==> inputs of wip/juniper <==
==> flow/design.v (excerpt) <==
module TL_UART #(
    parameter [15:0] C_DEFAULT_BAUD_RATE = 16'd868,
    parameter C_DEFAULT_TX_ON = 1,
    parameter C_DEFAULT_RX_ON = 1,
    parameter C_TILELINK_ID_WIDTH = 1
) (
    input  wire                           uart_clock_i,
    input  wire                           uart_reset_i,
    input  wire [                    2:0] uart_a_opcode,
    input  wire [                    2:0] uart_a_param,
    input  wire [                    2:0] uart_a_size,
    input  wire [C_TILELINK_ID_WIDTH-1:0] uart_a_source,
    input  wire [                   11:0] uart_a_address,
    input  wire [                    3:0] uart_a_mask,
    input  wire [                   31:0] uart_a_data,
    input  wire                           uart_a_corrupt,
    input  wire                           uart_a_valid,
    output wire                           uart_a_ready,
    output wire [                    2:0] uart_d_opcode,
    output wire [                    1:0] uart_d_param,
    output wire [                    2:0] uart_d_size,
    output wire [C_TILELINK_ID_WIDTH-1:0] uart_d_source,
    output wire                           uart_d_denied,
    output wire [                   31:0] uart_d_data,
    output wire                           uart_d_corrupt,
    output wire                           uart_d_valid,
    input  wire                           uart_d_ready,
    input  wire                           UART_RX,
    output wire                           UART_TX,
    output wire                           UART_RX_IRQ,
    output wire                           UART_TX_IRQ
);
make LEC_CHECK=0 CAP_MARGIN=15 CORE_ASPECT_RATIO=0.97 CORE_MARGIN=2 CORE_UTILIZATION=72 CTS_CLUSTER_SIZE=39 HOLD_SLACK_MARGIN=-0.1 MAX_ROUTING_LAYER=met4 PLACE_DENSITY=0.65 SETUP_SLACK_MARGIN=-0.26 SLEW_MARGIN=20 finish   # period 2.63 ns
run.sh (not shown) runs the stock make flow with config.mk's settings and CLKGATE_MAP_FILE=.
==> inputs of wip/maple, as changes to wip/juniper <==
Settings changed: CAP_MARGIN 15 to 20, CORE_ASPECT_RATIO 0.97 to not set, CORE_UTILIZATION 72 to 40, CTS_CLUSTER_SIZE 39 to not set, HOLD_SLACK_MARGIN -0.1 to not set, MAX_ROUTING_LAYER met4 to not set, PLACE_DENSITY 0.65 to 0.6, SETUP_SLACK_MARGIN -0.26 to not set.
==> flow/constraint.sdc (replaced) <==
create_clock -name core_clock -period 5.22 [get_ports {uart_clock_i}]
set_input_delay 1.0440 -clock core_clock [delete_from_list [all_inputs] [get_ports {uart_clock_i}]]
set_output_delay 1.0440 -clock core_clock [all_outputs]
set_load 0.01 [all_outputs]
==> inputs of wip/cedar, as changes to wip/juniper <==
Settings changed: CAP_MARGIN 15 to 20, CORE_ASPECT_RATIO 0.97 to not set, CORE_UTILIZATION 72 to 40, CTS_CLUSTER_SIZE 39 to not set, HOLD_SLACK_MARGIN -0.1 to not set, MAX_ROUTING_LAYER met4 to not set, PLACE_DENSITY 0.65 to 0.6, SETUP_SLACK_MARGIN -0.26 to not set.
==> flow/constraint.sdc (replaced) <==
create_clock -name core_clock -period 8.0 [get_ports {uart_clock_i}]
set_input_delay 1.6000 -clock core_clock [delete_from_list [all_inputs] [get_ports {uart_clock_i}]]
set_output_delay 1.6000 -clock core_clock [all_outputs]
set_load 0.01 [all_outputs]
==> qor summary <==
| metric | wip/maple | wip/juniper | wip/cedar |
|---|---|---|---|
| Result of the run | timing/DRC/antenna clean | failed layout checks | timing/DRC/antenna clean |
| Violated checks | - | setup timing | - |
| Startpoint kind of the worst setup timing path | primary input | flip-flop | primary input |
| GRT Overall Usage | 17.5% | 38.0% | 17.2% |
| Combinational cell power | 0.000477 W | 0.00115 W | 0.000316 W |
| Min-Delay Path Class | reg2reg | in2reg | reg2reg |
| Final setup violation count | 0 | 81 | 0 |
| CTS Buf Count | 74 | 70 | 74 |
| WP data required | 5450 ps | 3080 ps | 8230 ps |
| Worst-case headroom to the max-slew limit | 26.8% | 40.3% | 32.6% |
| Setup WS post-layout | 1510 ps | -92.5 ps | 3350 ps |
| Mean routed wirelength per cell | 22.3 microns | 28.3 microns | 22.3 microns |
| Worst slack at placement | 887 ps | -438 ps | 2790 ps |
| # Taps | 950 | 518 | 950 |
| Cell with the largest stage delay on the worst path | sky130_fd_sc_hd__clkdlybuf4s50_1 | sky130_fd_sc_hd__edfxtp_1 | sky130_fd_sc_hd__nor2_1 |
| Number of clock-tree buffers in the layout | 99 | 87 | 93 |
| Switching Share | 21.0% | 21.4% | 21.3% |
| Total length of routed wires | 65500 microns | 75400 microns | 64800 microns |
No activity file was given, so power comes from the tool's default toggle rates.
